==> try-lagoon: inputs <==
// SequentialNonrestoringDivider128Bit
module SequentialNonrestoringDivider128Bit(
    input [127:0] dividend_q,
    input [127:0] divisor_m,
    input clk,
	 input reset_n,
    output [127:0] quotient,
	 output [127:0] remainder,
	 output done
    );
clock: 3.54 ns
lec_check: 0
abc_area: 1
cap_margin: 30
core_margin: 2
core_utilization: 70
cts_cluster_diameter: 103
place_density_lb_addon: 0.29
slew_margin: 20
run.sh (not shown) runs the stock make flow with config.mk's settings and CLKGATE_MAP_FILE=.
==> try-maple: changes against try-lagoon <==
ABC_AREA = unset   (was 1)
CAP_MARGIN = 20   (was 30)
CORE_UTILIZATION = 66   (was 70)
CTS_CLUSTER_DIAMETER = unset   (was 103)
MAX_ROUTING_LAYER = met4   (was unset)
PLACE_DENSITY_LB_ADDON = unset   (was 0.29)
==> flow/constraint.sdc (replaced) <==
create_clock -name core_clock -period 4.44 [get_ports {clk}]
set_input_delay 0.8880 -clock core_clock [delete_from_list [all_inputs] [get_ports {clk}]]
set_output_delay 0.8880 -clock core_clock [all_outputs]
set_load 0.01 [all_outputs]
==> try-violet: changes against try-lagoon <==
ABC_AREA = unset   (was 1)
CAP_MARGIN = 20   (was 30)
CORE_UTILIZATION = 40   (was 70)
CTS_CLUSTER_DIAMETER = unset   (was 103)
PLACE_DENSITY_LB_ADDON = unset   (was 0.29)
==> flow/constraint.sdc (replaced) <==
create_clock -name core_clock -period 5.26 [get_ports {clk}]
set_input_delay 1.0520 -clock core_clock [delete_from_list [all_inputs] [get_ports {clk}]]
set_output_delay 1.0520 -clock core_clock [all_outputs]
set_load 0.01 [all_outputs]
==> results <==
| item | try-violet | try-lagoon | try-maple |
|---|---|---|---|
| Width of the die | 235 µm | 180 µm | 184 µm |
| Net Count, Synth | 2832 | 2928 | 2832 |
| TritonCTS Sinks | 270 | - | 270 |
| Post-synthesis share of cell area spent on and, or, nand and nor gates | 11.8% | 13.4% | 11.8% |
| Chip height | 235 µm | 180 µm | 184 µm |
| Clk Tree Root Cell | clkbuf_16 | - | clkbuf_16 |
| Core area | 52700 µm² | 30400 µm² | 31700 µm² |
| Result of the run | timing/DRC/antenna clean | stopped before the end | stopped before the end |
| Failing step | - | clock tree synthesis | global routing |
| Row cnt | 84 | 64 | 65 |
| Sum of net half-perimeters after detailed placement | 47500 µm | 55100 µm | 49300 µm |
| Seq share, synth | 37.9% | 37.5% | 37.9% |
| Cell area reported after detailed placement | 27200 µm² | 27300 µm² | 27600 µm² |
| Maximum root-to-sink buffer count | 3 | - | 3 |
| Mapped Area | 21400 µm² | 21600 µm² | 21400 µm² |
| Pre-Place Util | 40.6% | 70.9% | 67.3% |
| Yosys stat area | 21400 µm² | 21600 µm² | 21400 µm² |

---

==> delta <==
Starting RTL as in the previous note.
// SequentialNonrestoringDivider128Bit
module SequentialNonrestoringDivider128Bit(
    input [127:0] dividend_q,
    input [127:0] divisor_m,
    input clk,
	 input reset_n,
    output [127:0] quotient,
	 output [127:0] remainder,
	 output done
    );
	parameter [2:0] 	START = 3'b000,
							SHIFT = 3'b001,
							ACCUM = 3'b010,
							FIX_REMAINDER = 3'b011,
							DONE = 3'b100;
	reg [2:0] state;
	reg [7:0] count;
	reg [127:0] q_shift;
	reg [129:0] a_shift;
	reg add_sub_control;
	wire [129:0] add_sub_out;
	wire [7:0] count_plusone;
	EightBitAdder count_inc (
		.a(count),
		.b(8'b0),
		.carry_in(1'b1),
		.s(count_plusone),
		.carry_out()
		);
	wire add_sub_carry;
	AddSubCLA129Bits add_sub (
		.a(a_shift[128:0]), 
		.b({1'b0, divisor_m}), 
		.add_sub(add_sub_control), 
		.s(add_sub_out[128:0]), 
		.carry_out(add_sub_carry)
		);
	assign add_sub_out[129] = a_shift[129] ^ add_sub_carry;
	always @(posedge clk or negedge reset_n)
	begin
		if (!reset_n) 
			state <= START;
		else
		begin
			case (state)
				START: 			begin
									q_shift <= dividend_q;
									a_shift <= 130'h0;
									add_sub_control <= 1;
									count <= 8'h00;
									state <= SHIFT;
									end
				SHIFT: 			begin
									count <= count + 1;
									{a_shift, q_shift} <= {a_shift[128:0], q_shift, 1'b0};
									state <= ACCUM;
									end
				ACCUM:			begin
									a_shift <= add_sub_out[129:0];
									if (add_sub_out[129])
										begin
										add_sub_control <= 0;
										q_shift[0] <= 0;
  ...
==> flow/config.mk <==
export PLATFORM = sky130hd
export DESIGN_NAME = SequentialNonrestoringDivider128Bit
export DESIGN_NICKNAME = SequentialNonrestoringDivider128Bit
export VERILOG_FILES = /design/flow/design.v
export SDC_FILE = /design/flow/constraint.sdc
export NUM_CORES = 4
export LEC_CHECK = 0
export CAP_MARGIN = 20
export CORE_MARGIN = 2
export CORE_UTILIZATION = 71
export CTS_CLUSTER_DIAMETER = 362
export CTS_CLUSTER_SIZE = 57
export MAX_ROUTING_LAYER = met4
export SLEW_MARGIN = 20
==> flow/constraint.sdc <==
create_clock -name core_clock -period 4.46 [get_ports {clk}]
set_input_delay 0.8920 -clock core_clock [delete_from_list [all_inputs] [get_ports {clk}]]
set_output_delay 0.8920 -clock core_clock [all_outputs]
set_load 0.01 [all_outputs]
==> inputs of lagoon, as changes to delta <==
Settings changed: CORE_UTILIZATION 71 to 65, CTS_CLUSTER_DIAMETER 362 to default, CTS_CLUSTER_SIZE 57 to default, HOLD_SLACK_MARGIN from default to -0.08, SLEW_MARGIN 20 to 35.
==> flow/constraint.sdc (replaced) <==
create_clock -name core_clock -period 4.49 [get_ports {clk}]
set_input_delay 0.8980 -clock core_clock [delete_from_list [all_inputs] [get_ports {clk}]]
set_output_delay 0.8980 -clock core_clock [all_outputs]
set_load 0.01 [all_outputs]
==> inputs of yarrow, as changes to delta <==
Settings changed: CORE_UTILIZATION 71 to 63, CTS_CLUSTER_DIAMETER 362 to 25, CTS_CLUSTER_SIZE 57 to 35, MAX_ROUTING_LAYER met4 to default, SETUP_SLACK_MARGIN from default to 1.18.
==> flow/constraint.sdc (replaced) <==
create_clock -name core_clock -period 3.96 [get_ports {clk}]
set_input_delay 0.7920 -clock core_clock [delete_from_list [all_inputs] [get_ports {clk}]]
set_output_delay 0.7920 -clock core_clock [all_outputs]
set_load 0.01 [all_outputs]
==> job_summary.md <==
### Yosys + OpenROAD results

| Metric | Value |
|---|---|
| Last step reached | global routing (5_1_grt) |
| Place WS | -1.21 ns |
| GR Util All Layers | between 90% and 100% |
| Status | did not finish |
| Log Error | [ERROR GRT-0232] Routing congestion too high. Check the congestion heatmap in the GUI. |
| RePlAce Congestion | around 0.94 |
# the run above: yarrow

==> job_summary.md <==
### Yosys + OpenROAD results

| Metric | Value |
|---|---|
| RePlAce Congestion | about 0.96 |
| Top cells by area | edfxtp_1 (38%), ha_1 (15%), nand2_1 (7.7%) |
| Status | did not finish |
| Core Region | 29,600 um^2 |
| GR Util All Layers | between 70% and 80% |
| Log Error | [ERROR GRT-0116] Global routing finished with congestion. Check the congestion regions in the DRC Viewer. |
| Last step reached | global routing (5_1_grt) |
| Place WS | -1.08 ns |
| Registers, synthesis | 270 |
# the run above: delta

==> job_summary.md <==
### Metrics collected by this job

| Metric | Value |
|---|---|
| Status | finished with violations |
| SO Viols | setup timing |
| GR Util All Layers | 38.3% |
| Avg WL per Cell | 23.0 um |
| Final setup margin | -0.458 ns |
| Final setup viols | roughly 79 |
| RePlAce Congestion | 0.939 |
| Utilization after layout | 92.0% |
# the run above: lagoon

